### constraint.sdc
create_clock -name core_clock -period 1.63 [get_ports {clk}]
set_input_delay 0.3260 -clock core_clock [delete_from_list [all_inputs] [get_ports {clk}]]
set_output_delay 0.3260 -clock core_clock [all_outputs]
set_load 0.01 [all_outputs]
### design.v
`timescale 1ns / 1ps
module black_cell(
    input  wire g_left, p_left,
    input  wire g_right, p_right,
    output wire g_out, p_out
);
    assign g_out = g_left | (p_left & g_right);
    assign p_out = p_left & p_right;
endmodule
module gray_cell(
    input  wire g_left, p_left,
    input  wire g_right,
    output wire g_out
);
    assign g_out = g_left | (p_left & g_right);
endmodule
module han_carlson_32(
    input  wire [31:0] a,
    input  wire [31:0] b,
    output wire [31:0] s,
    output wire        ca
);
    wire [31:0] g0, p0;
    assign g0 = a & b;
    assign p0 = a ^ b;
    wire [31:0] gg1, pp1;
    wire [31:0] gg2, pp2;
    wire [31:0] gg3, pp3;
    wire [31:0] gg4, pp4;
    wire [31:0] gg5, pp5;
    genvar i;
    generate
        for (i = 0; i < 32; i = i + 1) begin : STAGE1
            if (i >= 1) begin
                assign gg1[i] = g0[i] | (p0[i] & g0[i-1]);
                assign pp1[i] = p0[i] & p0[i-1];
            end else begin
                assign gg1[i] = g0[i];
                assign pp1[i] = p0[i];
            end
        end
    endgenerate
    generate
        for (i = 0; i < 32; i = i + 1) begin : STAGE2
            if (i >= 2) begin
                assign gg2[i] = gg1[i] | (pp1[i] & gg1[i-2]);
                assign pp2[i] = pp1[i] & pp1[i-2];
            end else begin
                assign gg2[i] = gg1[i];
                assign pp2[i] = pp1[i];
            end
        end
    endgenerate
    generate
        for (i = 0; i < 32; i = i + 1) begin : STAGE3
            if (i >= 4) begin
                assign gg3[i] = gg2[i] | (pp2[i] & gg2[i-4]);
                assign pp3[i] = pp2[i] & pp2[i-4];
            end else begin
                assign gg3[i] = gg2[i];
                assign pp3[i] = pp2[i];
            end
        end
    endgenerate
    generate
        for (i = 0; i < 32; i = i + 1) begin : STAGE4
            if (i >= 8) begin
                assign gg4[i] = gg3[i] | (pp3[i] & gg3[i-8]);
                assign pp4[i] = pp3[i] & pp3[i-8];
            end else begin
                assign gg4[i] = gg3[i];
                assign pp4[i] = pp3[i];
            end
        end
    endgenerate
    generate
        for (i = 0; i < 32; i = i + 1) begin : STAGE5
            if (i >= 16) begin
                assign gg5[i] = gg4[i] | (pp4[i] & gg4[i-16]);
                assign pp5[i] = pp4[i] & pp4[i-16];
            end else begin
                assign gg5[i] = gg4[i];
                assign pp5[i] = pp4[i];
            end
        end
    endgenerate
    wire [31:0] c;
    assign c[0] = 1'b0;
    generate
        for (i = 1; i < 32; i = i + 1) begin : CARRY_ASSIGN
            assign c[i] = gg5[i-1];
        end
    endgenerate
    assign ca = gg5[31];
    assign s = p0 ^ c;
endmodule
module full_adder(
    input a, b, c,
    output s, ca
);
    assign s  = a ^ b ^ c;
    assign ca = (a & b) | (b & c) | (c & a);
endmodule
module compressor_7to3(
    input  [31:0] a1, a2, a3, a4, a5, a6, a7,
    output [31:0] s,
    output [31:0] c1,   
    output [31:0] c2    
);
    genvar j;
    generate
        for (j = 0; j < 32; j = j + 1) begin
            wire s1, s2, s3, s4, d1, d2, d3, d4;
            full_adder f1 (.a(a1[j]), .b(a2[j]), .c(a3[j]), .s(s1), .ca(d1));
            full_adder f2 (.a(a4[j]), .b(a5[j]), .c(a6[j]), .s(s2), .ca(d2));
            full_adder f3 (.a(s1),   .b(s2),   .c(a7[j]),  .s(s3), .ca(d3));
            full_adder f4 (.a(d1),   .b(d2),   .c(d3),    .s(s4), .ca(d4));
            assign s[j]  = s3;
            assign c1[j] = s4;  
            assign c2[j] = d4;  
        end
    endgenerate
endmodule
module csa(
    input  [31:0] a, b, c,
    output [31:0] s,
    output [31:0] ca 
);
    assign s  = a ^ b ^ c;
    assign ca = ((a & b) | (b & c) | (c & a)) << 1;
endmodule
module Optimized_Wallace(
    input clk, rst,
    input [15:0] A, B,
    output reg [31:0] PRODUCT
);
    genvar i, j;
    wire [31:0] pp [0:15];
    generate
        for (i = 0; i < 16; i = i + 1) begin
            for (j = 0; j < 32; j = j + 1) begin
                if ((j >= i) && (j < i + 16))
                    assign pp[i][j] = A[j - i] & B[i];
                else
                    assign pp[i][j] = 1'b0;
            end
        end
    endgenerate
    wire [31:0] s0, s1_1, c0, c1, c0_2, c1_2, b0, b1, b0_2, b1_2;
     compressor_7to3 u1 (.a1(pp[0]), .a2(pp[1]), .a3(pp[2]), .a4(pp[3]), .a5(pp[4]), .a6(pp[5]), .a7(pp[6]), .s(s0), .c1(b0), .c2(b0_2));
     compressor_7to3 u2 (.a1(pp[7]), .a2(pp[8]), .a3(pp[9]), .a4(pp[10]), .a5(pp[11]), .a6(pp[12]), .a7(pp[13]), .s(s1_1), .c1(b1), .c2(b1_2));
   assign c0   = b0<<1;      
   assign c1   = b1<<1;      
   assign c0_2 = b0_2<<2;    
   assign c1_2 = b1_2<<2;   
    reg [31:0] r_s0, r_s1, r_c0, r_c1, r_c02, r_c12, r_pp14, r_pp15;
    always @(posedge clk or posedge rst) begin
        if (rst) begin
            r_s0 <= 0; r_s1 <= 0;
            r_c0 <= 0; r_c1 <= 0;
            r_c02 <= 0; r_c12 <= 0;
            r_pp14 <= 0; r_pp15 <= 0;
        end 
        else begin
            r_s0 <= s0; r_s1 <= s1_1;
            r_c0 <= c0; r_c1 <= c1;
            r_c02 <= c0_2; r_c12 <= c1_2;
            r_pp14 <= pp[14]; r_pp15 <= pp[15];
        end
    end
    wire [31:0] sum2, c1_s2, c2_s2, ca1, ca2;
    compressor_7to3 p1 (.a1(r_s0), .a2(r_s1), .a3(r_c0), .a4(r_c1), .a5(r_c02), .a6(r_c12), .a7(r_pp14), .s(sum2), .c1(c1_s2), .c2(c2_s2));
    assign ca1 = c1_s2<<1;     
    assign ca2 = c2_s2<<2;     
    reg [31:0] rsum2, rca1, rca2, rlt;
    always @(posedge clk or posedge rst) begin
        if (rst) begin
            rsum2 <= 0;
            rca1 <= 0;
            rca2 <= 0;
            rlt <= 0;
        end
        else begin
            rsum2 <= sum2;
            rca1 <= ca1;
            rca2 <= ca2;
            rlt <= r_pp15;
        end
    end
    wire [31:0] ps1, pca1, s, ca;
    csa q1 (.a(rsum2), .b(rca1), .c(rca2), .s(ps1), .ca(pca1));
    csa q2 (.a(rlt), .b(ps1), .c(pca1), .s(s), .ca(ca));
    reg [31:0] rsum, rcarry;
    always @(posedge clk or posedge rst) begin
        if (rst) begin
            rsum <= 0;
            rcarry <= 0;
        end 
        else begin
            rsum <= s;
            rcarry <= ca;
        end
    end
    wire [31:0] sum;
    wire carry;
    han_carlson_32 p2 (.a(rsum), .b(rcarry), .s(sum), .ca(carry));
    always @(posedge clk or posedge rst) begin
        if (rst)
            PRODUCT <= 0;
        else
            PRODUCT <= sum;
    end
endmodule
### run.sh
#!/bin/bash
# the make line also repeats each setting of config.mk as NAME=value (left out here)
make -C /OpenROAD-flow-scripts/flow DESIGN_CONFIG=/design/flow/config.mk WORK_HOME=/design/flow/orfs CLKGATE_MAP_FILE= finish
### config.mk
export PLATFORM = sky130hd
export DESIGN_NAME = Optimized_Wallace
export DESIGN_NICKNAME = Optimized_Wallace
export VERILOG_FILES = /design/flow/design.v
export SDC_FILE = /design/flow/constraint.sdc
export NUM_CORES = 4
export LEC_CHECK = 0
export CAP_MARGIN = 15
export CELL_PAD_IN_SITES_DETAIL_PLACEMENT = 2
export CORE_ASPECT_RATIO = 0.54
export CORE_MARGIN = 2
export CORE_UTILIZATION = 33
export CTS_CLUSTER_DIAMETER = 24
export CTS_CLUSTER_SIZE = 78
export PLACE_DENSITY_LB_ADDON = 0.02
export SLEW_MARGIN = 20
==> qor.txt, run 1 <==
Hold Crit Class = in2async
die height = 172 µm
Reg power frac = 25.7%
nets = 1998
Comb pwr share = 32.5%
worst setup path end = PRODUCT[26]
Seq. pwr = 0.0119 W
outcome = complete, but fails checks
worst endpoint required time = 2.18 ns
top-count cell post-synth = dfrtp_1
Fmax achieved = 418 MHz
vias in the first global route = 12800
met2 usage = 30.7%
drt drc = 0
clock sinks = 337
# H-tree levels = 3
ys async rst share = 100%
synth unique cells = 49
yosys simple share = 10.3%
max-slew violations = 0
Final period util = 147%
minimum clock period = 2.39 ns
Peak supply drop = 0.788 mV
first-pass GRT wire length = 86300 µm
worst setup path category = reg2reg
Post-synth area hogs = dfrtp_1, fa_1, and2_1
Rows = 61
Max Fanout on Critical Path = 4
Clk pin slew, worst setup/hold paths = 0.05 ns
dpl cell area = 20700 µm²
flip-flops with a built-in enable = 0
Rel. slew slack = 72.4%
worst path cell trace = ha_4, buf_6, a21o_1, a21o_1, o21a_2, a221o_2, a21oi_4, buf_4, buf_6, xnor2_2
skew final = 0.0528 ns
Max Root-Sink Buffers = 3
first-pass detailed-route iteration total = 4
vias per cell = 4.46
Net Sw Frac = 32.4%
cts bufs inserted = 94
mux share = 0.124%
internal power = 0.0312 W
Dominant Register Cell = dfrtp_1
cell family with most CP delay = AND-OR/OR-AND gates
critical path arrival = 2.95 ns
GP Congestion = 0.780
area delta synth->final = 49.4%
Worst R2R Start = rcarry[8]
wire per inst = 23.6 µm
slowest stage delay, CP = 0.45 ns
grt met1 use = 34.9%
DR vias = 10800
Worst R2R End = PRODUCT[26]
Top-area cell share = 49.0%
Crit-path slowest cell = a221o_2
Chip Width = 315 µm
final wirelength = 57300 µm
clk root buf = clkbuf_16
HPWL Detailed = 37800 µm
worst skew pair latency = 0.63 ns
final tally of setup violations = 77
pin count of the biggest net entering global routing = 59
synthesized instance count = 1300
tool warnings = 37
Pre-Place Util = 33.4%
crit end category = flop
Synth flops = 337
synthesized area = 17200 µm²
Crit path buffers/inverters = 3
yosys warns = 1
total negative setup slack = -19.12 ns
top cells by count = dfrtp_1, and2_1, inv_1
combinational cell power = 0.0150 W
leakage = 12.6 nW
post-synth top area cell = dfrtp_1
CTS tree = done
Reg2Reg Setup Slack = -0.76 ns
I/O pin count = 66
chip area in the Yosys report = 17200 µm²
CP Launch Type = flop
initial antenna violation count = 4
layout check failures = negative setup slack
mean post-synth cell area = 13.2 µm²
cells in synth_stat.txt = 1300
Port-buffer cells = 65
synthesized-area fraction occupied by adder cells = 31.2%
gr busiest metal = met1
worst slew pin tran = 0.412 ns
Syn Nets = 1641
Hold Buf Count CTS = 0
P_sw = 0.0149 W
XOR Share, Synth = 1.07%
clk pwr = 0.0193 W
GR Overflow Total = 0
Pwr top = the clock network
clock network fraction of design power = 41.7%
RSZ-0062 raised after global routing = yes
Worst Setup SP = rcarry[8]
Synth logic family = adder cells
Core Area = 51400 µm²
PD cells = 1800 nW/µm²
post-route setup slack = -0.763 ns
Tot GR Track Use = 22.3%
stages on the worst setup path = 10
final hold vios = 0
met3 usage = 5.00%
Chip Area = 54000 µm²
Final Cell Area = 25700 µm²
starting DRC count in detailed routing = 552
Routed Antenna Nets = 0
Worst Reg2Reg Path Length in Cells = 10
Seq share, synth = 49.0%
max_cap viols = 0
aoi share = 2.90%
==> through the flow <==
| stage | cells | hold WS [ns] | utilization (%) | worst slack (ns) | power, W |
|---|---|---|---|---|---|
| 2_1_floorplan | 1300 | 0.331 | - | -3.20 | 0.0189 |
| 3_3_place_gp | 2184 | 0.331 | 40.2 | -1.07 | 0.0250 |
| 3_5_place_dp | 2184 | 0.336 | 40.2 | -1.12 | 0.0256 |
| 4_1_cts | 2420 | 0.165 | 49.5 | -0.768 | 0.0462 |
| 5_1_grt | 2429 | 0.181 | 49.9 | -0.881 | 0.0490 |
| 6_report | 2431 | 0.200 | 49.9 | -0.763 | 0.0461 |
==> repair_timing <==
action                                  CTS  global route
resized                                 395            69
endpoints found under the setup margin  176            97
pin swaps                               149            92
setup buffers                            42            11
gates cloned                             21             0
==> layer usage <==
layer	vias to the layer above	part of all wire (%)
met5	-	0
met4	0	1.8
met3	83	6.2
met2	247	40
met1	5803	52
li1	4715	-
==> cell type report <==
cell class	count	area, µm²
antenna	2	5.00
clock buffer	114	2580
clock inverter	61	821
fill	4787	25700
inverter	205	773
multi-input combinational	722	8680
sequential	337	8440
tap	693	867
timing repair buffer	297	3530
==> run 2: changes to the inputs <==
ABC_AREA = 1   (was unset)
CAP_MARGIN = 20   (was 15)
CELL_PAD_IN_SITES_DETAIL_PLACEMENT = unset   (was 2)
CORE_ASPECT_RATIO = unset   (was 0.54)
CORE_UTILIZATION = 70   (was 33)
CTS_CLUSTER_DIAMETER = unset   (was 24)
CTS_CLUSTER_SIZE = 25   (was 78)
PLACE_DENSITY_LB_ADDON = unset   (was 0.02)
SETUP_SLACK_MARGIN = 0.16   (was unset)
clock period = 1.58 ns   (was 1.63 ns; I/O delays follow)
==> run 2 against run 1 <==
Net effect:
- die area decreased by 49%
- synthesized cell count increased by 34%
- the run now fails in global routing
- synthesized area increased by 6.0%
==> qor.txt, run 2 <==
Stop stage = global routing
synthesized instance count = 1746 (was 1300)
top-count cell post-synth = inv_1 (was dfrtp_1)
post-synth top area cell = dfrtp_1 (unchanged)
Pre-Place Util = 70.6% (was 33.4%)
outcome = stopped before the end (was complete, but fails checks)
top cells by count = inv_1, nand2_1, dfrtp_1 (was dfrtp_1, and2_1, inv_1)
GR Overflow Total = 1761
yosys warns = 1 (unchanged)
Chip Width = 165 µm (was 315 µm)
HPWL Detailed = 29000 µm (was 37800 µm)
Rows = 59 (was 61)
Top-area cell share = 46.3% (was 49.0%)
Core Area = 25800 µm² (was 51400 µm²)
I/O pin count = 66 (unchanged)
yosys simple share = 11.6% (was 10.3%)
synthesized area = 18200 µm² (was 17200 µm²)
Post-synth area hogs = dfrtp_1, fa_1, inv_1 (was dfrtp_1, fa_1, and2_1)
synth unique cells = 22 (was 49)
GP Congestion = 0.855 (was 0.780)
Place WS = -1.10 ns (was -1.12 ns)
Syn Nets = 2087 (was 1641)
clock sinks = 337 (unchanged)
chip area in the Yosys report = 18200 µm² (was 17200 µm²)
# H-tree levels = 2 (was 3)
Synth flops = 337 (unchanged)
Hold Buf Count CTS = 0 (unchanged)
Seq share, synth = 46.3% (was 49.0%)
mean post-synth cell area = 10.4 µm² (was 13.2 µm²)
aoi share = 0.460% (was 2.90%)
Log Error = [ERROR GRT-0232] Routing congestion too high. Check the congestion heatmap in the GUI.
Chip Area = 27300 µm² (was 54000 µm²)
Max Root-Sink Buffers = 3 (unchanged)
ys async rst share = 100% (unchanged)
Synth logic family = adder cells (unchanged)
flip-flops with a built-in enable = 0 (unchanged)
Tot GR Track Use = 95.7%
cells in synth_stat.txt = 1746 (was 1300)
XOR Share, Synth = 0.673% (was 1.07%)
Dominant Register Cell = dfrtp_1 (unchanged)
Port-buffer cells = 65 (unchanged)
die height = 165 µm (was 172 µm)
mux share = 0% (was 0.124%)
cts bufs inserted = 36 (was 94)
clk root buf = clkbuf_16 (unchanged)
synthesized-area fraction occupied by adder cells = 29.4% (was 31.2%)
## run 2: layer usage
| metal | track usage [%] | overflow |
|---|---|---|
| met1 | 85.7 | 11 |
| met5 | 33.9 | 1 |
| met4 | 112 | 471 |
| met2 | 121 | 1264 |
| met3 | 73.7 | 14 |
## run 2: repair_timing
item	in CTS
cloned	21
resized	692
setup buffers	67
setup endpoints to repair	233
pin swaps	199
## run 2: metrics by stage
| stage | area [µm²] | instances | TNS, ns |
|---|---|---|---|
| 4_1_cts | 24500 | 2333 | -9.23 |
| 2_1_floorplan | 19800 | 1746 | -1126.72 |
| 3_3_place_gp | 21000 | 2185 | -85.79 |
| 3_5_place_dp | 21000 | 2185 | -91.41 |
==> run 3: changes to the inputs <==
CAP_MARGIN = 0   (was 20)
CTS_CLUSTER_SIZE = 18   (was 25)
PLACE_DENSITY_LB_ADDON = 0.01   (was unset)
SETUP_SLACK_MARGIN = 0.53   (was 0.16)
clock period = 1.81 ns   (was 1.58 ns; I/O delays follow)
==> run 3 against run 2 <==
Net effect:
- the flow again stops in global routing
- synthesized area did not move
- synthesized cell count did not move
- die area did not move
==> qor.txt, run 3 <==
post-synth top area cell = dfrtp_1 (unchanged)
Top-area cell share = 46.3% (unchanged)
Synth flops = 337 (unchanged)
Log Error = [ERROR GRT-0232] Routing congestion too high. Check the congestion heatmap in the GUI. (unchanged)
clk root buf = clkbuf_16 (unchanged)
top-count cell post-synth = inv_1 (unchanged)
aoi share = 0.460% (unchanged)
mux share = 0% (unchanged)
Stop stage = global routing (unchanged)
yosys simple share = 11.6% (unchanged)
Syn Nets = 2087 (unchanged)
I/O pin count = 66 (unchanged)
flip-flops with a built-in enable = 0 (unchanged)
Tot GR Track Use = 97.4%
Chip Width = 165 µm (unchanged)
Synth logic family = adder cells (unchanged)
Post-synth area hogs = dfrtp_1, fa_1, inv_1 (unchanged)
Pre-Place Util = 70.6% (unchanged)
cts bufs inserted = 35 (was 36)
die height = 165 µm (unchanged)
synthesized instance count = 1746 (unchanged)
Dominant Register Cell = dfrtp_1 (unchanged)
Rows = 59 (unchanged)
yosys warns = 1 (unchanged)
ys async rst share = 100% (unchanged)
Hold Buf Count CTS = 0 (unchanged)
Port-buffer cells = 65 (unchanged)
Seq share, synth = 46.3% (unchanged)
Max Root-Sink Buffers = 3 (unchanged)
cells in synth_stat.txt = 1746 (unchanged)
synth unique cells = 22 (unchanged)
clock sinks = 337 (unchanged)
XOR Share, Synth = 0.673% (unchanged)
mean post-synth cell area = 10.4 µm² (unchanged)
Chip Area = 27300 µm² (unchanged)
Core Area = 25800 µm² (unchanged)
synthesized-area fraction occupied by adder cells = 29.4% (unchanged)
HPWL Detailed = 28500 µm (was 29000 µm)
dpl cells = 2167 (was 2185)
top cells by count = inv_1, nand2_1, dfrtp_1 (unchanged)
GR Overflow Total = 2022
chip area in the Yosys report = 18200 µm² (unchanged)
outcome = stopped before the end (unchanged)
GP Congestion = 0.857 (was 0.855)
synthesized area = 18200 µm² (unchanged)
# H-tree levels = 2 (unchanged)
## run 3: metrics by stage
stage          util [%]  hold WS [ns]  instance area (µm²)  setup slack [ns]
4_1_cts            93.1         0.304                24000            -0.163
3_5_place_dp       81.2         0.335                21000            -0.923
3_3_place_gp       81.2         0.331                21000            -0.833
2_1_floorplan         -         0.331                20000             -3.06
## run 3: metal layers
| metal | GRT overflow | GRT usage, % |
|---|---|---|
| met5 | 4 | 30.5 |
| met4 | 503 | 113 |
| met3 | 17 | 73.7 |
| met2 | 1480 | 126 |
| met1 | 18 | 86.3 |
## run 3: what timing repair did
action	4_1_cts
gates resized	677
pin swaps	222
buffers inserted	65
gates cloned	20
endpoints found under the setup margin	266
==> run 4: changes to the inputs <==
CORE_UTILIZATION = 72   (was 70)
PLACE_DENSITY_LB_ADDON = unset   (was 0.01)
SETUP_SLACK_MARGIN = -0.09   (was 0.53)
clock period = 1.52 ns   (was 1.81 ns; I/O delays follow)
==> run 4 against run 3 <==
Net effect:
- the flow stops in clock tree synthesis
- synthesized area stayed put
- synthesized cell count stayed put
- die area shrank 2.7%
==> qor.txt, run 4 <==
XOR Share, Synth = 0.673% (unchanged)
flip-flops with a built-in enable = 0 (unchanged)
chip area in the Yosys report = 18200 µm² (unchanged)
die height = 163 µm (was 165 µm)
Dominant Register Cell = dfrtp_1 (unchanged)
outcome = stopped before the end (unchanged)
mux share = 0% (unchanged)
mean post-synth cell area = 10.4 µm² (unchanged)
Rows = 58 (was 59)
Pre-Place Util = 72.8% (was 70.6%)
synth unique cells = 22 (unchanged)
synthesized-area fraction occupied by adder cells = 29.4% (unchanged)
Synth logic family = adder cells (unchanged)
dpl cell area = 20800 µm² (was 21000 µm²)
cells in synth_stat.txt = 1746 (unchanged)
yosys warns = 1 (unchanged)
Top-area cell share = 46.3% (unchanged)
yosys simple share = 11.6% (unchanged)
Port-buffer cells = 65 (unchanged)
Chip Area = 26600 µm² (was 27300 µm²)
synthesized instance count = 1746 (unchanged)
GP Congestion = 0.873 (was 0.857)
Log Error = [ERROR DPL-0033] detailed placement checks failed during check placement. (was [ERROR GRT-0232] Routing congestion too high. Check the congestion heatmap in the GUI.)
Seq share, synth = 46.3% (unchanged)
Stop stage = clock tree synthesis (was global routing)
Chip Width = 163 µm (was 165 µm)
ys async rst share = 100% (unchanged)
top-count cell post-synth = inv_1 (unchanged)
synthesized area = 18200 µm² (unchanged)
Synth flops = 337 (unchanged)
aoi share = 0.460% (unchanged)
Syn Nets = 2087 (unchanged)
HPWL Detailed = 30200 µm (was 28500 µm)
I/O pin count = 66 (unchanged)
post-synth top area cell = dfrtp_1 (unchanged)
Post-synth area hogs = dfrtp_1, fa_1, inv_1 (unchanged)
Core Area = 25000 µm² (was 25800 µm²)
top cells by count = inv_1, nand2_1, dfrtp_1 (unchanged)
run 4: through the flow:
step	cells	setup WS, ns
3_5_place_dp	2205	-1.14
3_3_place_gp	2205	-1.08
2_1_floorplan	1746	-3.29
==> run 5: changes to the inputs <==
CORE_UTILIZATION = 71   (was 72)
CTS_CLUSTER_DIAMETER = 363   (was unset)
CTS_CLUSTER_SIZE = unset   (was 18)
PLACE_DENSITY = 0.78   (was unset)
SETUP_SLACK_MARGIN = 0.54   (was -0.09)
clock period = 2.24 ns   (was 1.52 ns; I/O delays follow)
==> run 5 against run 4 <==
Net effect:
- now fails the layout checks on negative setup slack
- die area is 1.4% higher
- synthesized cell count stayed put
- synthesized area stayed put
==> qor.txt, run 5 <==
Syn Nets = 2087 (unchanged)
Rows = 58 (unchanged)
clock sinks = 337
XOR Share, Synth = 0.673% (unchanged)
outcome = complete, but fails checks (was stopped before the end)
Chip Area = 27000 µm² (was 26600 µm²)
worst path cell trace = fa_1, inv_2, fa_2, inv_2, fa_2
combinational cell power = 0.0132 W
register area = 8430 µm²
slowest stage delay, CP = 0.81 ns
final wirelength = 76200 µm
Worst Setup SP = p1.a5[21]
Worst R2R End = q1.b[22]
mux share = 0% (unchanged)
DR vias = 15400
synthesized-area fraction occupied by adder cells = 29.4% (unchanged)
Crit path buffers/inverters = 2
worst setup path end = q1.b[22]
stages on the worst setup path = 5
max_cap viols = 0
Core Area = 25200 µm² (was 25000 µm²)
critical path arrival = 2.98 ns
Fillers = 490
GR Overflow Total = 0
# H-tree levels = 2
worst skew pair latency = 0.54 ns
internal power = 0.0167 W
top-count cell post-synth = inv_1 (unchanged)
P_sw = 0.0120 W
Fmax achieved = 388 MHz
synth unique cells = 22 (unchanged)
vias in the first global route = 15300
Post-synth area hogs = dfrtp_1, fa_1, inv_1 (unchanged)
Hold Crit Class = in2reg
Dominant Register Cell = dfrtp_1 (unchanged)
Rel. slew slack = 65.1%
die height = 164 µm (was 163 µm)
total chip power = 0.0288 W
Seq. pwr = 0.00899 W
Hold Buf Count CTS = 0
Final period util = 115%
Synth flops = 337 (unchanged)
wire per inst = 33.0 µm
yosys warns = 1 (unchanged)
synthesized area = 18200 µm² (unchanged)
area delta synth->final = 31.9%
CP Launch Type = flop
drt drc = 0
flip-flops with a built-in enable = 0 (unchanged)
vias per cell = 6.67
skew final = 0.0265 ns
non-filler cells, final = 2310
Peak supply drop = 0.955 mV
worst slew pin tran = 0.523 ns
nets = 2290
hold wc startpoint = A[0]
yosys simple share = 11.6% (unchanged)
PD cells = 1200 nW/µm²
Top-area cell share = 46.3% (unchanged)
Clk pin slew, worst setup/hold paths = 0.07 ns
RSZ-0062 raised after global routing = yes
worst endpoint required time = 2.65 ns
Max Fanout on Critical Path = 1
Tot GR Track Use = 46.7%
crit end category = flop
final hold vios = 0
max-slew violations = 0
tool warnings = 38
Reg2Reg Setup Slack = -0.34 ns
pin count of the biggest net entering global routing = 89
Crit-path slowest cell = fa_1
Pre-Place Util = 72.4% (was 72.8%)
minimum clock period = 2.58 ns
Seq share, synth = 46.3% (unchanged)
first-pass GRT wire length = 90000 µm
Worst Reg2Reg Path Length in Cells = 5
Place WS = -0.548 ns (was -1.14 ns)
WHS Path Cells = 3
final tally of setup violations = 3
Comb pwr share = 45.9%
clock network fraction of design power = 22.9%
Routed Antenna Nets = 0
total negative setup slack = -0.404 ns
Reg power frac = 31.3%
clk pwr = 0.00658 W
Synth logic family = adder cells (unchanged)
top cells by count = inv_1, nand2_1, dfrtp_1 (unchanged)
Port-buffer cells = 65 (unchanged)
Gate Area = 9180 µm²
mean post-synth cell area = 10.4 µm² (unchanged)
layout check failures = negative setup slack
CTS tree = done
Chip Width = 164 µm (was 163 µm)
cts bufs inserted = 35
initial antenna violation count = 7
post-route setup slack = -0.337 ns
dpl cells = 2161 (was 2205)
Pwr top = combinational cells
first-pass detailed-route iteration total = 9
starting DRC count in detailed routing = 2756
synthesized instance count = 1746 (unchanged)
post-synth top area cell = dfrtp_1 (unchanged)
worst setup path category = reg2reg
clk root buf = clkbuf_16
Net Sw Frac = 41.8%
cell family with most CP delay = adder cells
dpl cell area = 20400 µm² (was 20800 µm²)
chip area in the Yosys report = 18200 µm² (unchanged)
Worst R2R Start = p1.a5[21]
HPWL Detailed = 29100 µm (was 30200 µm)
Max Root-Sink Buffers = 3
GP Congestion = 0.849 (was 0.873)
Worst Hold End = r_s0[0]
I/O pin count = 66 (unchanged)
leakage = 13.5 nW
cells in synth_stat.txt = 1746 (unchanged)
Final Cell Area = 24000 µm²
ys async rst share = 100% (unchanged)
aoi share = 0.460% (unchanged)
run 5: metrics by stage:
| stage | util [%] | hold slack [ns] |
|---|---|---|
| after floorplan | - | 0.331 |
| after global placement | 81.0 | 0.332 |
| after detailed placement | 81.0 | 0.335 |
| after CTS | 91.8 | 0.348 |
| after global routing | 95.5 | 0.293 |
| final | 95.5 | 0.289 |
run 5: timing repair:
action                                  4_1_cts  5_1_grt
resized                                     482      236
setup buffers                                37       24
pin swaps                                   135      115
hold endpoints to repair                      0        0
gates cloned                                 20        0
endpoints found under the setup margin      168       92
run 5: per-layer routing:
layer	vias up	global-route usage [%]	share of wire [%]
li1	5320	-	-
met1	7225	54.3	29
met2	1956	75.5	42
met3	900	13.6	15
met4	6	31.9	13
met5	-	0	0.050
run 5: final cells by class:
type                    instances  share of cell area [%]
multi-input cells             847                    38.2
repair buffers                230                    12.0
flip-flops and latches        337                    35.1
clock buffers                  47                    4.13
inverters                     498                    7.79
diodes                          6                  0.0624
clock inverters                15                    1.02
well taps                     330                    1.72
==> run 6: changes to the inputs <==
CORE_UTILIZATION = 70   (was 71)
CTS_CLUSTER_DIAMETER = unset   (was 363)
CTS_CLUSTER_SIZE = 25   (was unset)
PLACE_DENSITY = unset   (was 0.78)
SETUP_SLACK_MARGIN = 0.11   (was 0.54)
clock period = 2.08 ns   (was 2.24 ns; I/O delays follow)
==> run 6 against run 5 <==
Net effect:
- the run now finishes clean
- clock power is 3% lower
- worst setup slack better by 0.37 ns
- combinational power fell by 24%
- clock skew is 0.015 ns lower
- non-clock buffer count shrank 50
- fmax up 26%
==> qor.txt, run 6 <==
drt drc = 0 (unchanged)
hold wc startpoint = r_pp15[29] (was A[0])
P_sw = 0.00932 W (was 0.0120 W)
die height = 165 µm (was 164 µm)
Chip Area = 27300 µm² (was 27000 µm²)
DR vias = 12200 (was 15400)
Tot GR Track Use = 37.8% (was 46.7%)
Syn Nets = 2087 (unchanged)
yosys simple share = 11.6% (unchanged)
Port-buffer cells = 65 (unchanged)
worst path cell trace = fa_1, inv_2, fa_2, inv_2, fa_1 (was fa_1, inv_2, fa_2, inv_2, fa_2)
wire per inst = 21.5 µm (was 33.0 µm)
mean post-synth cell area = 10.4 µm² (unchanged)
Seq share, synth = 46.3% (unchanged)
worst endpoint required time = 2.46 ns (was 2.65 ns)
chip area in the Yosys report = 18200 µm² (unchanged)
clk pwr = 0.00640 W (was 0.00658 W)
vias per cell = 5.42 (was 6.67)
top cells by count = inv_1, nand2_1, dfrtp_1 (unchanged)
starting DRC count in detailed routing = 1142 (was 2756)
final tally of setup violations = 0 (was 3)
WHS Path Cells = 0 (was 3)
HPWL Detailed = 30300 µm (was 29100 µm)
I/O pin count = 66 (unchanged)
Synth logic family = adder cells (unchanged)
total negative setup slack = 0 ns (was -0.404 ns)
synthesized-area fraction occupied by adder cells = 29.4% (unchanged)
post-synth top area cell = dfrtp_1 (unchanged)
Post-synth area hogs = dfrtp_1, fa_1, inv_1 (unchanged)
slowest stage delay, CP = 0.63 ns (was 0.81 ns)
first-pass GRT wire length = 74900 µm (was 90000 µm)
worst setup path end = q1.b[22] (unchanged)
Final period util = 98.6% (was 115%)
stages on the worst setup path = 5 (unchanged)
clock network fraction of design power = 24.9% (was 22.9%)
Pre-Place Util = 70.6% (was 72.4%)
met3 usage = 7.37% (was 13.6%)
cts bufs inserted = 34 (was 35)
skew final = 0.0115 ns (was 0.0265 ns)
vias in the first global route = 13600 (was 15300)
# diodes = 0 (was 6)
dpl cells = 2159 (was 2161)
crit end category = flop (unchanged)
cells in synth_stat.txt = 1746 (unchanged)
Comb pwr share = 39.0% (was 45.9%)
Peak supply drop = 0.959 mV (was 0.955 mV)
synthesized area = 18200 µm² (unchanged)
Top-area cell share = 46.3% (unchanged)
Crit path buffers/inverters = 2 (unchanged)
XOR Share, Synth = 0.673% (unchanged)
outcome = complete, no violations (was complete, but fails checks)
top-count cell post-synth = inv_1 (unchanged)
ys async rst share = 100% (unchanged)
worst skew pair latency = 0.52 ns (was 0.54 ns)
worst setup path category = reg2reg (unchanged)
Core Area = 25800 µm² (was 25200 µm²)
initial antenna violation count = 1 (was 7)
synth unique cells = 22 (unchanged)
yosys warns = 1 (unchanged)
cell family with most CP delay = adder cells (unchanged)
tool warnings = 39 (was 38)
flip-flops with a built-in enable = 0 (unchanged)
clk root buf = clkbuf_16 (unchanged)
mux share = 0% (unchanged)
nets = 2239 (was 2290)
Fillers = 1260 (was 490)
synthesized instance count = 1746 (unchanged)
aoi share = 0.460% (unchanged)
Synth flops = 337 (unchanged)
Reg power frac = 36.1% (was 31.3%)
GR Overflow Total = 0 (unchanged)
leakage = 12.9 nW (was 13.5 nW)
worst slew pin tran = 0.338 ns (was 0.523 ns)
combinational cell power = 0.0100 W (was 0.0132 W)
final wirelength = 48500 µm (was 76200 µm)
Dominant Register Cell = dfrtp_1 (unchanged)
Net Sw Frac = 36.3% (was 41.8%)
final hold vios = 0 (unchanged)
Reg2Reg Setup Slack = 0.03 ns (was -0.34 ns)
Hold Buf Count CTS = 0 (unchanged)
Worst Reg2Reg Path Length in Cells = 5 (unchanged)
internal power = 0.0163 W (was 0.0167 W)
PD cells = 1160 nW/µm² (was 1200 nW/µm²)
first-pass detailed-route iteration total = 6 (was 9)
max-slew violations = 0 (unchanged)
RSZ-0062 raised after global routing = yes (unchanged)
Routed Antenna Nets = 0 (unchanged)
GP Congestion = 0.894 (was 0.849)
grt met1 use = 46.7% (was 54.3%)
total chip power = 0.0257 W (was 0.0288 W)
# H-tree levels = 2 (unchanged)
gr busiest metal = met2 (unchanged)
Pwr top = combinational cells (unchanged)
max_cap viols = 0 (unchanged)
Clk pin slew, worst setup/hold paths = 0.06 ns (was 0.07 ns)
Max Root-Sink Buffers = 3 (unchanged)
met2 usage = 64.7% (was 75.5%)
pin count of the biggest net entering global routing = 56 (was 89)
Worst Hold End = q2.a[29] (was r_s0[0])
CP Launch Type = flop (unchanged)
Crit-path slowest cell = fa_1 (unchanged)
CTS tree = done (unchanged)
non-filler cells, final = 2256 (was 2310)
Hold Crit Class = reg2reg (was in2reg)
minimum clock period = 2.05 ns (was 2.58 ns)
critical path arrival = 2.43 ns (was 2.98 ns)
Seq. pwr = 0.00925 W (was 0.00899 W)
Worst R2R Start = p1.a4[21] (was p1.a5[21])
final design utilization = 85.4% (was 95.5%)
clock sinks = 337 (unchanged)
Fmax achieved = 487 MHz (was 388 MHz)
Max Fanout on Critical Path = 1 (unchanged)
area delta synth->final = 21.1% (was 31.9%)
Worst R2R End = q1.b[22] (unchanged)
Rel. slew slack = 77.4% (was 65.1%)
Worst Setup SP = p1.a4[21] (was p1.a5[21])
Rows = 59 (was 58)
Chip Width = 165 µm (was 164 µm)
run 6: per-stage QoR:
step	hold slack, ns	area (µm²)	setup WS (ns)
global placement	0.332	20200	-0.670
finish	0.346	22100	0.0286
detailed placement	0.335	20200	-0.726
global route	0.354	22100	-0.00882
CTS	0.347	22000	0.0771
floorplan	0.331	19100	-2.84
run 6: final cells by class:
| class | instances | area, µm² | share of cell area, % |
|---|---|---|---|
| clock buffer | 49 | 1050 | 4.76 |
| tap | 335 | 419 | 1.90 |
| timing repair buffer | 180 | 2190 | 9.94 |
| sequential | 337 | 8430 | 38.2 |
| inverter | 498 | 1870 | 8.49 |
| clock inverter | 10 | 128 | 0.578 |
| multi-input combinational | 847 | 7970 | 36.1 |
run 6: timing repair:
action | in CTS | in global routing
endpoints found under the setup margin | 63 | 41
resized | 108 | 95
buffers inserted | 20 | 0
hold endpoints to repair | 0 | 0
cloned | 16 | 2
pin swaps | 10 | 49
run 6: per-layer routing:
layer | up-vias | share of wire, %
met4 | 2 | 5.5
met5 | - | 0.027
met1 | 6122 | 36
met3 | 217 | 7.7
met2 | 679 | 51
li1 | 5203 | -
==> run 7: changes to the inputs <==
ABC_AREA = unset   (was 1)
CAP_MARGIN = 40   (was 0)
CELL_PAD_IN_SITES_DETAIL_PLACEMENT = 1   (was unset)
CORE_ASPECT_RATIO = 0.84   (was unset)
CORE_UTILIZATION = 48   (was 70)
CTS_CLUSTER_DIAMETER = 86   (was unset)
CTS_CLUSTER_SIZE = 24   (was 25)
MIN_ROUTING_LAYER = met1   (was unset)
SETUP_SLACK_MARGIN = 0.59   (was 0.11)
SLEW_MARGIN = 35   (was 20)
clock period = 3.0 ns   (was 2.08 ns; I/O delays follow)
==> run 7 against run 6 <==
Net effect:
- still clean on timing, DRC and antenna
- cell count is 15% lower
- first-iteration DRC count shrank 55%
- utilization decreased by 27 points
- highest routed layer is now met4
==> qor.txt, run 7 <==
outcome = complete, no violations (unchanged)
PD cells = 765 nW/µm² (was 1160 nW/µm²)
worst endpoint required time = 3.40 ns (was 2.46 ns)
starting DRC count in detailed routing = 512 (was 1142)
Worst Setup SP = rsum[6] (was p1.a4[21])
# H-tree levels = 1 (was 2)
first-pass detailed-route iteration total = 4 (was 6)
HPWL Detailed = 28800 µm (was 30300 µm)
Post-synth area hogs = dfrtp_1, fa_1, and2_1 (was dfrtp_1, fa_1, inv_1)
mean post-synth cell area = 13.2 µm² (was 10.4 µm²)
combinational cell power = 0.00667 W (was 0.0100 W)
first-pass GRT wire length = 70100 µm (was 74900 µm)
Worst Reg2Reg Path Length in Cells = 8 (was 5)
synthesized instance count = 1300 (was 1746)
Net Sw Frac = 36.5% (was 36.3%)
mux share = 0.124% (was 0%)
stages on the worst setup path = 8 (was 5)
XOR Share, Synth = 1.07% (was 0.673%)
RSZ-0062 raised after global routing = yes (unchanged)
Comb pwr share = 42.5% (was 39.0%)
# diodes = 0 (unchanged)
vias in the first global route = 11800 (was 13600)
Fmax achieved = 406 MHz (was 487 MHz)
final wirelength = 44400 µm (was 48500 µm)
vias per cell = 5.11 (was 5.42)
initial antenna violation count = 1 (unchanged)
Chip Width = 211 µm (was 165 µm)
worst skew pair latency = 0.53 ns (was 0.52 ns)
critical path arrival = 2.87 ns (was 2.43 ns)
Fillers = 3436 (was 1260)
clk root buf = clkbuf_16 (unchanged)
Final Cell Area = 20500 µm² (was 22100 µm²)
worst path cell trace = ha_1, a21o_1, and4_4, o21a_4, o211ai_1, a41oi_2, mux2i_1, a311oi_2 (was fa_1, inv_2, fa_2, inv_2, fa_1)
Worst R2R Start = rsum[6] (was p1.a4[21])
synthesized-area fraction occupied by adder cells = 31.2% (was 29.4%)
Synth logic family = adder cells (unchanged)
final hold vios = 0 (unchanged)
WHS Path Cells = 0 (unchanged)
wire per inst = 23.2 µm (was 21.5 µm)
die height = 177 µm (was 165 µm)
flip-flops with a built-in enable = 0 (unchanged)
GP Congestion = 0.796 (was 0.894)
synthesized area = 17200 µm² (was 18200 µm²)
Pwr top = combinational cells (unchanged)
synth unique cells = 49 (was 22)
worst setup path category = reg2reg (unchanged)
worst setup path end = PRODUCT[24] (was q1.b[22])
clk pwr = 0.00269 W (was 0.00640 W)
Routed Antenna Nets = 0 (unchanged)
tool warnings = 37 (was 39)
max-slew violations = 0 (unchanged)
top cells by count = dfrtp_1, and2_1, inv_1 (was inv_1, nand2_1, dfrtp_1)
Synth flops = 337 (unchanged)
hold wc startpoint = r_pp15[30] (was r_pp15[29])
crit end category = flop (unchanged)
Hold Buf Count CTS = 0 (unchanged)
Reg power frac = 40.4% (was 36.1%)
cells in synth_stat.txt = 1300 (was 1746)
drt drc = 0 (unchanged)
Reg2Reg Setup Slack = 0.53 ns (was 0.03 ns)
area delta synth->final = 19.3% (was 21.1%)
total negative setup slack = 0 ns (unchanged)
clock sinks = 337 (unchanged)
Peak supply drop = 0.340 mV (was 0.959 mV)
Final period util = 82.2% (was 98.6%)
nets = 1795 (was 2239)
P_sw = 0.00573 W (was 0.00932 W)
Max Root-Sink Buffers = 3 (unchanged)
dpl cell area = 19100 µm² (was 20200 µm²)
Clk pin slew, worst setup/hold paths = 0.09 ns (was 0.06 ns)
CP Launch Type = flop (unchanged)
Dominant Register Cell = dfrtp_1 (unchanged)
I/O pin count = 66 (unchanged)
DR vias = 9772 (was 12200)
Crit path buffers/inverters = 0 (was 2)
Worst R2R End = PRODUCT[24] (was q1.b[22])
clock network fraction of design power = 17.1% (was 24.9%)
Pre-Place Util = 48.7% (was 70.6%)
Max Fanout on Critical Path = 4 (was 1)
yosys warns = 1 (unchanged)
Worst Hold End = q2.a[30] (was q2.a[29])
cell family with most CP delay = AND-OR/OR-AND gates (was adder cells)
Core Area = 35300 µm² (was 25800 µm²)
max_cap viols = 0 (unchanged)
Hold Crit Class = reg2reg (unchanged)
ys async rst share = 100% (unchanged)
CTS tree = done (unchanged)
Crit-path slowest cell = dfrtp_1 (was fa_1)
Seq share, synth = 49.0% (was 46.3%)
Chip Area = 37400 µm² (was 27300 µm²)
chip area in the Yosys report = 17200 µm² (was 18200 µm²)
pin count of the biggest net entering global routing = 75 (was 56)
post-synth top area cell = dfrtp_1 (unchanged)
aoi share = 2.90% (was 0.460%)
Gate Area = 8130 µm² (was 7970 µm²)
Rel. slew slack = 54.8% (was 77.4%)
GR Overflow Total = 0 (unchanged)
leakage = 10.5 nW (was 12.9 nW)
register area = 8430 µm² (unchanged)
internal power = 0.00996 W (was 0.0163 W)
yosys simple share = 10.3% (was 11.6%)
skew final = 0.0229 ns (was 0.0115 ns)
Top-area cell share = 49.0% (was 46.3%)
Syn Nets = 1641 (was 2087)
final tally of setup violations = 0 (unchanged)
worst slew pin tran = 0.675 ns (was 0.338 ns)
top-count cell post-synth = dfrtp_1 (was inv_1)
Tot GR Track Use = 25.3% (was 37.8%)
slowest stage delay, CP = 0.40 ns (was 0.63 ns)
Port-buffer cells = 65 (unchanged)
cts bufs inserted = 18 (was 34)
Seq. pwr = 0.00633 W (was 0.00925 W)
Rows = 63 (was 59)
minimum clock period = 2.47 ns (was 2.05 ns)
## run 7: through the flow
step                util [%]  setup slack, ns  total power, W  cells  hold slack [ns]
floorplan                  -            -2.10          0.0101   1300            0.331
global placement        54.2          -0.0376          0.0121   1828            0.332
detailed placement      54.2          -0.0856          0.0126   1828            0.336
CTS                     57.8            0.542          0.0156   1903            0.355
global route            58.1            0.452          0.0168   1912            0.362
finish                  58.1            0.535          0.0157   1912            0.356
## run 7: layer usage
layer  part of all wire, %  track usage, %  routed length (µm)  vias up
met5                     0               0                   0        -
met4                   2.9            6.84                1290        0
met3                   4.6            3.45                2060       76
met2                    50            44.3               22400      207
met1                    42            33.3               18700     5272
li1                      -               -                   -     4217
## run 7: what timing repair did
item                       CTS  global route
buffers inserted            40             8
gates cloned                12             1
setup endpoints to repair   32            34
pin swaps                   14            19
resized                     44            37
## run 7: area by class of cell
type	instances	share of cell area [%]
flip-flops and latches	337	41.1
multi-input cells	722	39.6
repair buffers	170	10.2
inverters	205	3.77
well taps	455	2.77
clock buffers	21	2.40
clock inverters	2	0.122
==> run 8: changes to the inputs <==
CAP_MARGIN = 20   (was 40)
CELL_PAD_IN_SITES_DETAIL_PLACEMENT = unset   (was 1)
CORE_ASPECT_RATIO = unset   (was 0.84)
CORE_UTILIZATION = 66   (was 48)
CTS_CLUSTER_DIAMETER = unset   (was 86)
CTS_CLUSTER_SIZE = unset   (was 24)
MIN_ROUTING_LAYER = unset   (was met1)
SETUP_SLACK_MARGIN = unset   (was 0.59)
SLEW_MARGIN = 20   (was 35)
clock period = 2.24 ns   (was 3.0 ns; I/O delays follow)
==> run 8 against run 7 <==
Net effect:
- the layout now fails its checks (negative setup slack)
- register-to-register slack got worse by 0.65 ns
- die area decreased by 27%
- total power increased by 44%
- clock skew decreased by 0.010 ns
- utilization increased by 22 points
- sequential power increased by 34%
- non-clock buffer count increased by 8
- first-iteration DRC count increased by 14%
- critical endpoint unchanged
- largest power group is now registers
- highest routed layer unchanged
==> qor.txt, run 8 <==
internal power = 0.0153 W (was 0.00996 W)
post-synth top area cell = dfrtp_1 (unchanged)
die height = 165 µm (was 177 µm)
first-pass GRT wire length = 55700 µm (was 70100 µm)
Max Root-Sink Buffers = 3 (unchanged)
Net Sw Frac = 32.7% (was 36.5%)
minimum clock period = 2.36 ns (was 2.47 ns)
XOR Share, Synth = 1.07% (unchanged)
RSZ-0062 raised after global routing = yes (unchanged)
worst path cell trace = ha_4, buf_6, a21o_1, a21o_1, o21a_2, o211ai_1, a41oi_2, mux2i_1, a311oi_1 (was ha_1, a21o_1, and4_4, o21a_4, o211ai_1, a41oi_2, mux2i_1, a311oi_2)
# H-tree levels = 2 (was 1)
starting DRC count in detailed routing = 584 (was 512)
clock network fraction of design power = 25.4% (was 17.1%)
P_sw = 0.00741 W (was 0.00573 W)
worst setup path end = PRODUCT[24] (unchanged)
chip area in the Yosys report = 17200 µm² (unchanged)
PD cells = 1090 nW/µm² (was 765 nW/µm²)
GP Congestion = 0.870 (was 0.796)
flip-flops with a built-in enable = 0 (unchanged)
Routed Antenna Nets = 0 (unchanged)
Synth flops = 337 (unchanged)
ys async rst share = 100% (unchanged)
worst slew pin tran = 0.683 ns (was 0.675 ns)
dpl cells = 1759 (was 1828)
max-slew violations = 0 (unchanged)
final tally of setup violations = 7 (was 0)
Max Fanout on Critical Path = 4 (unchanged)
slowest stage delay, CP = 0.40 ns (about the same)
Rel. slew slack = 54.3% (was 54.8%)
yosys warns = 1 (unchanged)
Final period util = 105% (was 82.2%)
post-route setup slack = -0.115 ns (was 0.535 ns)
register area = 8430 µm² (unchanged)
yosys simple share = 10.3% (unchanged)
clock sinks = 337 (unchanged)
Worst Setup SP = rsum[8] (was rsum[6])
crit end category = flop (unchanged)
Reg2Reg Setup Slack = -0.12 ns (was 0.53 ns)
critical path arrival = 2.76 ns (was 2.87 ns)
nets = 1820 (was 1795)
worst skew pair latency = 0.52 ns (was 0.53 ns)
dpl cell area = 19300 µm² (was 19100 µm²)
Worst path most repeated cell = a21o_1
I/O pin count = 66 (unchanged)
leakage = 10.7 nW (was 10.5 nW)
synthesized-area fraction occupied by adder cells = 31.2% (unchanged)
HPWL Detailed = 24100 µm (was 28800 µm)
tool warnings = 39 (was 37)
synthesized area = 17200 µm² (unchanged)
Worst R2R Start = rsum[8] (was rsum[6])
Final Cell Area = 20800 µm² (was 20500 µm²)
Seq share, synth = 49.0% (unchanged)
final design utilization = 80.5% (was 58.1%)
Hold Crit Class = in2async (was reg2reg)
Fillers = 1502 (was 3436)
max_cap viols = 0 (unchanged)
non-filler cells, final = 1840 (was 1912)
combinational cell power = 0.00840 W (was 0.00667 W)
Pre-Place Util = 66.6% (was 48.7%)
Crit path buffers/inverters = 1 (was 0)
Peak supply drop = 0.887 mV (was 0.340 mV)
Synth logic family = adder cells (unchanged)
Chip Area = 27400 µm² (was 37400 µm²)
DR vias = 9560 (was 9772)
aoi share = 2.90% (unchanged)
cell family with most CP delay = AND-OR/OR-AND gates (unchanged)
final hold vios = 0 (unchanged)
CTS tree = done (unchanged)
Seq. pwr = 0.00850 W (was 0.00633 W)
skew final = 0.0126 ns (was 0.0229 ns)
CP Launch Type = flop (unchanged)
synthesized instance count = 1300 (unchanged)
layout check failures = negative setup slack
Comb pwr share = 37.1% (was 42.5%)
cells in synth_stat.txt = 1300 (unchanged)
Place WS = -0.696 ns (was -0.0856 ns)
Gate Area = 8120 µm² (was 8130 µm²)
total chip power = 0.0227 W (was 0.0157 W)
drt drc = 0 (unchanged)
final wirelength = 34300 µm (was 44400 µm)
outcome = complete, but fails checks (was complete, no violations)
Tot GR Track Use = 27.2% (was 25.3%)
cts bufs inserted = 35 (was 18)
Reg power frac = 37.5% (was 40.4%)
Clk pin slew, worst setup/hold paths = 0.06 ns (was 0.09 ns)
wire per inst = 18.6 µm (was 23.2 µm)
Worst Reg2Reg Path Length in Cells = 9 (was 8)
top-count cell post-synth = dfrtp_1 (unchanged)
clk pwr = 0.00577 W (was 0.00269 W)
top cells by count = dfrtp_1, and2_1, inv_1 (unchanged)
mean post-synth cell area = 13.2 µm² (unchanged)
Fmax achieved = 425 MHz (was 406 MHz)
Chip Width = 165 µm (was 211 µm)
Worst R2R End = PRODUCT[24] (unchanged)
initial antenna violation count = 2 (was 1)
Crit-path slowest cell = dfrtp_1 (unchanged)
synth unique cells = 49 (unchanged)
GR Overflow Total = 0 (unchanged)
mux share = 0.124% (unchanged)
Pwr top = registers (was combinational cells)
vias per cell = 5.20 (was 5.11)
clk root buf = clkbuf_16 (unchanged)
Core Area = 25800 µm² (was 35300 µm²)
Post-synth area hogs = dfrtp_1, fa_1, and2_1 (unchanged)
Syn Nets = 1641 (unchanged)
first-pass detailed-route iteration total = 4 (unchanged)
pin count of the biggest net entering global routing = 71 (was 75)
Port-buffer cells = 65 (unchanged)
stages on the worst setup path = 9 (was 8)
worst setup path category = reg2reg (unchanged)
worst endpoint required time = 2.65 ns (was 3.40 ns)
Top-area cell share = 49.0% (unchanged)
Dominant Register Cell = dfrtp_1 (unchanged)
vias in the first global route = 10400 (was 11800)
Rows = 59 (was 63)
area delta synth->final = 20.9% (was 19.3%)
==> run 8: cell type report <==
cell class                      count  share of cell area, %
Antenna cell                        1                 0.0120
Clock buffer                       49                   4.90
Clock inverter                     13                  0.668
Inverter                          205                   3.72
Multi-Input combinational cell    722                   39.0
Sequential cell                   337                   40.6
Tap cell                          335                   2.02
Timing Repair Buffer              178                   9.10
==> run 8: per-layer routing <==
metal	routed length [µm]	track usage, %	share of wire, %	up-vias
li1	-	-	-	4284
met1	16000	41.7	47	4965
met2	15800	41.5	46	253
met3	1730	4.30	5.0	58
met4	753	7.64	2.2	0
met5	0	0	0	-
==> run 8: timing repair <==
item,4_1_cts,5_1_grt
resized,39,21
pin swaps,25,13
setup endpoints to repair,36,36
hold buffers,0,0
buffers inserted,9,6
gates cloned,3,2
==> run 8: per-stage QoR <==
step	setup TNS (ns)	hold WS [ns]
2_1_floorplan	-914.14	0.331
3_3_place_gp	-36.29	0.331
3_5_place_dp	-39.77	0.335
4_1_cts	-0.414	0.304
5_1_grt	-1.28	0.329
6_report	-0.395	0.311
==> run 9: changes to the inputs <==
ABC_AREA = 1   (was unset)
CAP_MARGIN = 30   (was 20)
CORE_ASPECT_RATIO = 1.59   (was unset)
CORE_UTILIZATION = 47   (was 66)
CTS_CLUSTER_DIAMETER = 30   (was unset)
CTS_CLUSTER_SIZE = 25   (was unset)
GPL_TIMING_DRIVEN = 1   (was unset)
MAX_ROUTING_LAYER = met5   (was unset)
PLACE_DENSITY_LB_ADDON = 0.27   (was unset)
SETUP_SLACK_MARGIN = -0.15   (was unset)
clock period = 3.38 ns   (was 2.24 ns; I/O delays follow)
==> run 9 against run 8 <==
Net effect:
- now clean on timing, DRC and antenna
- clock skew increased by 0.0055 ns
- first-iteration DRC count decreased by 23%
- synthesized area increased by 6.0%
- clock-buffer cell count increased by 4
- total power decreased by 32%
- highest routed layer unchanged
==> qor.txt, run 9 <==
outcome = complete, no violations (was complete, but fails checks)
final wirelength = 35800 µm (was 34300 µm)
mean post-synth cell area = 10.4 µm² (was 13.2 µm²)
clk pwr = 0.00451 W (was 0.00577 W)
worst setup path end = p1.a3[13] (was PRODUCT[24])
Pre-Place Util = 47.4% (was 66.6%)
synthesized instance count = 1746 (was 1300)
Chip Area = 40400 µm² (was 27400 µm²)
area delta synth->final = 16.8% (was 20.9%)
Core Area = 38500 µm² (was 25800 µm²)
Peak supply drop = 0.364 mV (was 0.887 mV)
I/O pin count = 66 (unchanged)
final tally of setup violations = 0 (was 7)
Routed Antenna Nets = 0 (unchanged)
Clk pin slew, worst setup/hold paths = 0.06 ns (about the same)
Synth logic family = adder cells (unchanged)
synthesized area = 18200 µm² (was 17200 µm²)
Comb pwr share = 34.6% (was 37.1%)
drt drc = 0 (unchanged)
clock sinks = 337 (unchanged)
Syn Nets = 2087 (was 1641)
slowest stage delay, CP = 0.69 ns (was 0.40 ns)
Post-CTS Setup Inserts = 0 (was 9)
clk root buf = clkbuf_16 (unchanged)
CTS tree = done (unchanged)
register area = 8430 µm² (unchanged)
Worst Setup SP = B[0] (was rsum[8])
Hold Crit Class = reg2reg (was in2async)
worst skew pair latency = 0.54 ns (was 0.52 ns)
top cells by count = inv_1, nand2_1, dfrtp_1 (was dfrtp_1, and2_1, inv_1)
initial antenna violation count = 0 (was 2)
Final period util = 81.2% (was 105%)
die height = 252 µm (was 165 µm)
Fmax achieved = 364 MHz
HPWL Detailed = 27400 µm (was 24100 µm)
tool warnings = 35 (was 39)
GR Overflow Total = 0 (unchanged)
Resize count post-CTS = 0 (was 39)
cts bufs inserted = 45 (was 35)
P_sw = 0.00539 W (was 0.00741 W)
mux share = 0% (was 0.124%)
max-slew violations = 0 (unchanged)
Rows = 91 (was 59)
top-count cell post-synth = inv_1 (was dfrtp_1)
final hold vios = 0 (unchanged)
Top-area cell share = 46.3% (was 49.0%)
clock network fraction of design power = 29.2% (was 25.4%)
Crit path buffers/inverters = 4 (was 1)
cells in synth_stat.txt = 1746 (was 1300)
yosys simple share = 11.6% (was 10.3%)
Seq. pwr = 0.00558 W (was 0.00850 W)
first-pass detailed-route iteration total = 4 (unchanged)
PD cells = 724 nW/µm² (was 1090 nW/µm²)
Tot GR Track Use = 18.9% (was 27.2%)
Net Sw Frac = 34.9% (was 32.7%)
Reg2Reg Setup Slack = 1.38 ns (was -0.12 ns)
max_cap viols = 0 (unchanged)
Gate Area = 7690 µm² (was 8120 µm²)
minimum clock period = 2.75 ns
critical path arrival = 3.14 ns (was 2.76 ns)
cell family with most CP delay = adder cells (was AND-OR/OR-AND gates)
Pwr top = registers (unchanged)
pin count of the biggest net entering global routing = 87 (was 71)
yosys warns = 1 (unchanged)
Final Cell Area = 21300 µm² (was 20800 µm²)
stages on the worst setup path = 8 (was 9)
# diodes = 0 (was 1)
starting DRC count in detailed routing = 452 (was 584)
Crit-path slowest cell = clkdlybuf4s50_1 (was dfrtp_1)
Synth flops = 337 (unchanged)
wire per inst = 15.0 µm (was 18.6 µm)
synthesized-area fraction occupied by adder cells = 29.4% (was 31.2%)
Dominant Register Cell = dfrtp_1 (unchanged)
vias in the first global route = 12200 (was 10400)
leakage = 12.5 nW (was 10.7 nW)
Worst Hold End = q2.a[16]
nets = 2175 (was 1820)
RSZ-0062 raised after global routing = no (was yes)
vias per cell = 4.52 (was 5.20)
Worst R2R Start = rcarry[5] (was rsum[8])
Hold Buf Count CTS = 0 (unchanged)
worst endpoint required time = 3.77 ns (was 2.65 ns)
Reg power frac = 36.2% (was 37.5%)
crit end category = flop (unchanged)
post-synth top area cell = dfrtp_1 (unchanged)
chip area in the Yosys report = 18200 µm² (was 17200 µm²)
total negative setup slack = 0 ns (was -0.395 ns)
dpl cell area = 19800 µm² (was 19300 µm²)
GP Congestion = 0.824 (was 0.870)
first-pass GRT wire length = 59800 µm (was 55700 µm)
worst setup path category = in2reg (was reg2reg)
WHS Path Cells = 0
DR vias = 10800 (was 9560)
Rel. slew slack = 45.6% (was 54.3%)
Max Root-Sink Buffers = 3 (unchanged)
Worst R2R End = PRODUCT[27] (was PRODUCT[24])
worst path cell trace = clkdlybuf4s50_1, nand2_1, inv_1, fa_1, inv_1, fa_1, inv_1, fa_1 (was ha_4, buf_6, a21o_1, a21o_1, o21a_2, o211ai_1, a41oi_2, mux2i_1, a311oi_1)
Worst Reg2Reg Path Length in Cells = 9 (unchanged)
skew final = 0.0182 ns (was 0.0126 ns)
Fillers = 3332 (was 1502)
synth unique cells = 22 (was 49)
hold wc startpoint = r_pp15[16]
# H-tree levels = 2 (unchanged)
Post-synth area hogs = dfrtp_1, fa_1, inv_1 (was dfrtp_1, fa_1, and2_1)
flip-flops with a built-in enable = 0 (unchanged)
internal power = 0.0100 W (was 0.0153 W)
CP Launch Type = input port (was flop)
aoi share = 0.460% (was 2.90%)
worst slew pin tran = 0.814 ns (was 0.683 ns)
Seq share, synth = 46.3% (was 49.0%)
XOR Share, Synth = 0.673% (was 1.07%)
ys async rst share = 100% (unchanged)
Port-buffer cells = 65 (unchanged)
Chip Width = 160 µm (was 165 µm)
Max Fanout on Critical Path = 11 (was 4)
combinational cell power = 0.00534 W (was 0.00840 W)
run 9: stage by stage:
| stage | power, W | std cells | hold WS (ns) | utilization, % | worst slack, ns |
|---|---|---|---|---|---|
| 4_1_cts | 0.0157 | 2378 | 0.336 | 55.3 | 0.627 |
| 3_3_place_gp | 0.0109 | 2298 | 0.332 | 51.5 | 0.161 |
| 3_5_place_dp | 0.0111 | 2298 | 0.335 | 51.5 | 0.0869 |
| 6_report | 0.0154 | 2378 | 0.339 | 55.3 | 0.634 |
| 5_1_grt | 0.0167 | 2378 | 0.345 | 55.3 | 0.537 |
| 2_1_floorplan | 0.00927 | 1746 | 0.331 | - | -1.80 |
run 9: metal layers:
metal  up-vias  GRT usage, %  wire, µm
li1       5073             -         -
met1      5337          21.2     13400
met2       247          35.8     19800
met3        93          2.48      1290
met4         0          8.06      1270
met5         -             0         0
run 9: area by class of cell:
class                           count  area share, %
Sequential cell                   337           39.6
Multi-Input combinational cell    847           36.1
Inverter                          498           8.79
Clock buffer                       53           5.67
Timing Repair Buffer              105           5.64
Tap cell                          511           3.00
Clock inverter                     27           1.22
==> run 10: changes to the inputs <==
ABC_AREA = unset   (was 1)
CAP_MARGIN = 20   (was 30)
CELL_PAD_IN_SITES_DETAIL_PLACEMENT = 0   (was unset)
CORE_ASPECT_RATIO = unset   (was 1.59)
CORE_UTILIZATION = 70   (was 47)
CTS_CLUSTER_DIAMETER = unset   (was 30)
CTS_CLUSTER_SIZE = 15   (was 25)
GPL_TIMING_DRIVEN = unset   (was 1)
HOLD_SLACK_MARGIN = -0.07   (was unset)
MAX_ROUTING_LAYER = unset   (was met5)
PLACE_DENSITY_LB_ADDON = unset   (was 0.27)
SETUP_SLACK_MARGIN = unset   (was -0.15)
clock period = 2.55 ns   (was 3.38 ns; I/O delays follow)
==> run 10 against run 9 <==
Net effect:
- utilization increased by 28 points
- routed wire length fell by 3.2%
- non-clock buffer count rose by 42
- largest cell class unchanged
- flip-flop count stayed put
- combinational power rose by 33%
- register-to-register slack worse by 1.3 ns
- worst setup slack got worse by 0.58 ns
- die area is 36% lower
==> qor.txt, run 10 <==
outcome = complete, no violations (unchanged)
drt drc = 0 (unchanged)
post-synth top area cell = dfrtp_1 (unchanged)
Max Root-Sink Buffers = 3 (unchanged)
Routed Antenna Nets = 0 (unchanged)
hold wc startpoint = rsum[0] (was r_pp15[16])
stages on the worst setup path = 12 (was 8)
Worst Hold End = PRODUCT[0] (was q2.a[16])
leakage = 10.4 nW (was 12.5 nW)
worst setup path end = PRODUCT[29] (was p1.a3[13])
final hold slack = 0.347 ns (was 0.339 ns)
GR Overflow Total = 0 (unchanged)
Dominant Register Cell = dfrtp_1 (unchanged)
internal power = 0.0133 W (was 0.0100 W)
Chip Width = 161 µm (was 160 µm)
Rows = 57 (was 91)
Reg power frac = 37.8% (was 36.2%)
yosys warns = 1 (unchanged)
Worst Reg2Reg Path Length in Cells = 12 (was 9)
cells in synth_stat.txt = 1300 (was 1746)
initial antenna violation count = 1 (was 0)
Crit path buffers/inverters = 3 (was 4)
combinational cell power = 0.00709 W (was 0.00534 W)
first-pass detailed-route iteration total = 5 (was 4)
chip area in the Yosys report = 17200 µm² (was 18200 µm²)
P_sw = 0.00653 W (was 0.00539 W)
clock network fraction of design power = 26.3% (was 29.2%)
DR vias = 9620 (was 10800)
Pwr top = registers (unchanged)
worst setup path category = reg2reg (was in2reg)
Post-synth area hogs = dfrtp_1, fa_1, and2_1 (was dfrtp_1, fa_1, inv_1)
pin count of the biggest net entering global routing = 75 (was 87)
mux share = 0.124% (was 0%)
# diodes = 0 (unchanged)
clk pwr = 0.00522 W (was 0.00451 W)
max_cap viols = 0 (unchanged)
WHS Path Cells = 0 (unchanged)
tool warnings = 40 (was 35)
flip-flops with a built-in enable = 0 (unchanged)
Core Area = 24200 µm² (was 38500 µm²)
Peak supply drop = 0.642 mV (was 0.364 mV)
mean post-synth cell area = 13.2 µm² (was 10.4 µm²)
Port-buffer cells = 65 (unchanged)
slowest stage delay, CP = 0.35 ns (was 0.69 ns)
# H-tree levels = 2 (unchanged)
synthesized-area fraction occupied by adder cells = 31.2% (was 29.4%)
final hold vios = 0 (unchanged)
final tally of setup violations = 0 (unchanged)
clock sinks = 337 (unchanged)
Seq share, synth = 49.0% (was 46.3%)
worst skew pair latency = 0.51 ns (was 0.54 ns)
wire per inst = 19.3 µm (was 15.0 µm)
total chip power = 0.0198 W (was 0.0154 W)
Net Sw Frac = 33.0% (was 34.9%)
Max Fanout on Critical Path = 3 (was 11)
Syn Nets = 1641 (was 2087)
Synth logic family = adder cells (unchanged)
Hold Crit Class = reg2reg (unchanged)
Hold Buf Count CTS = 0 (unchanged)
Worst R2R Start = rcarry[5] (unchanged)
Place WS = -0.491 ns (was 0.0869 ns)
skew final = 0.0129 ns (was 0.0182 ns)
critical path arrival = 2.88 ns (was 3.14 ns)
starting DRC count in detailed routing = 689 (was 452)
clk root buf = clkbuf_16 (unchanged)
Tot GR Track Use = 28.9% (was 18.9%)
Worst Setup SP = rcarry[5] (was B[0])
worst slew pin tran = 0.635 ns (was 0.814 ns)
Reg2Reg Setup Slack = 0.05 ns (was 1.38 ns)
top-count cell post-synth = dfrtp_1 (was inv_1)
vias per cell = 5.36 (was 4.52)
CTS tree = done (unchanged)
total negative setup slack = 0 ns (unchanged)
Synth flops = 337 (unchanged)
Comb pwr share = 35.8% (was 34.6%)
nets = 1789 (was 2175)
worst path cell trace = ha_2, inv_1, fa_2, nand2b_4, a21oi_4, a211oi_2, buf_4, o31ai_4, buf_6, a21oi_1, a31oi_1, xnor2_1 (was clkdlybuf4s50_1, nand2_1, inv_1, fa_1, inv_1, fa_1, inv_1, fa_1)
first-pass GRT wire length = 56600 µm (was 59800 µm)
Crit-path slowest cell = fa_2 (was clkdlybuf4s50_1)
Fillers = 1302 (was 3332)
Top-area cell share = 49.0% (was 46.3%)
RSZ-0062 raised after global routing = yes (was no)
ys async rst share = 100% (unchanged)
top cells by count = dfrtp_1, and2_1, inv_1 (was inv_1, nand2_1, dfrtp_1)
yosys simple share = 10.3% (was 11.6%)
final wirelength = 34600 µm (was 35800 µm)
Rel. slew slack = 57.5% (was 45.6%)
Pre-Place Util = 70.9% (was 47.4%)
I/O pin count = 66 (unchanged)
max-slew violations = 0 (unchanged)
HPWL Detailed = 24500 µm (was 27400 µm)
crit end category = flop (unchanged)
post-route setup slack = 0.0509 ns (was 0.634 ns)
Seq. pwr = 0.00750 W (was 0.00558 W)
PD cells = 983 nW/µm² (was 724 nW/µm²)
Worst R2R End = PRODUCT[29] (was PRODUCT[27])
synth unique cells = 49 (was 22)
minimum clock period = 2.50 ns
Clk pin slew, worst setup/hold paths = 0.06 ns (about the same)
synthesized area = 17200 µm² (was 18200 µm²)
cts bufs inserted = 35 (was 45)
Final period util = 98.0% (was 81.2%)
Chip Area = 25800 µm² (was 40400 µm²)
GP Congestion = 0.864 (was 0.824)
Fmax achieved = 400 MHz
aoi share = 2.90% (was 0.460%)
XOR Share, Synth = 1.07% (was 0.673%)
die height = 161 µm (was 252 µm)
CP Launch Type = flop (was input port)
synthesized instance count = 1300 (was 1746)
worst endpoint required time = 2.93 ns (was 3.77 ns)
vias in the first global route = 10700 (was 12200)
cell family with most CP delay = AND-OR/OR-AND gates (was adder cells)
area delta synth->final = 17.2% (was 16.8%)
run 10: final cells by class:
class	count	area, µm²	area share, %
Timing Repair Buffer	147	1450	7.21
Inverter	205	773	3.84
Clock inverter	9	160	0.794
Clock buffer	51	1030	5.10
Tap cell	324	405	2.01
Multi-Input combinational cell	722	7910	39.2
Sequential cell	337	8430	41.8
run 10: routing by layer:
metal / vias to the layer above / wire, µm / global-route usage, %
met5: - / 13 / 0
met4: 2 / 724 / 7.26
met3: 64 / 2100 / 4.91
met2: 338 / 17100 / 47.5
met1: 5000 / 14600 / 41.7
li1: 4216 / - / -
run 10: repair_timing:
item	4_1_cts	5_1_grt
resized	2	13
setup endpoints to repair	2	14
pin swaps	1	12
buffers inserted	0	2
run 10: stage by stage:
stage,std cells,utilization (%),instance area (µm²)
detailed placement,1733,77.9,18900
global placement,1733,77.9,18900
CTS,1793,82.8,20100
global route,1795,83.1,20200
finish,1795,83.1,20200
floorplan,1300,-,17200
Power and IR drop assume default switching activity.
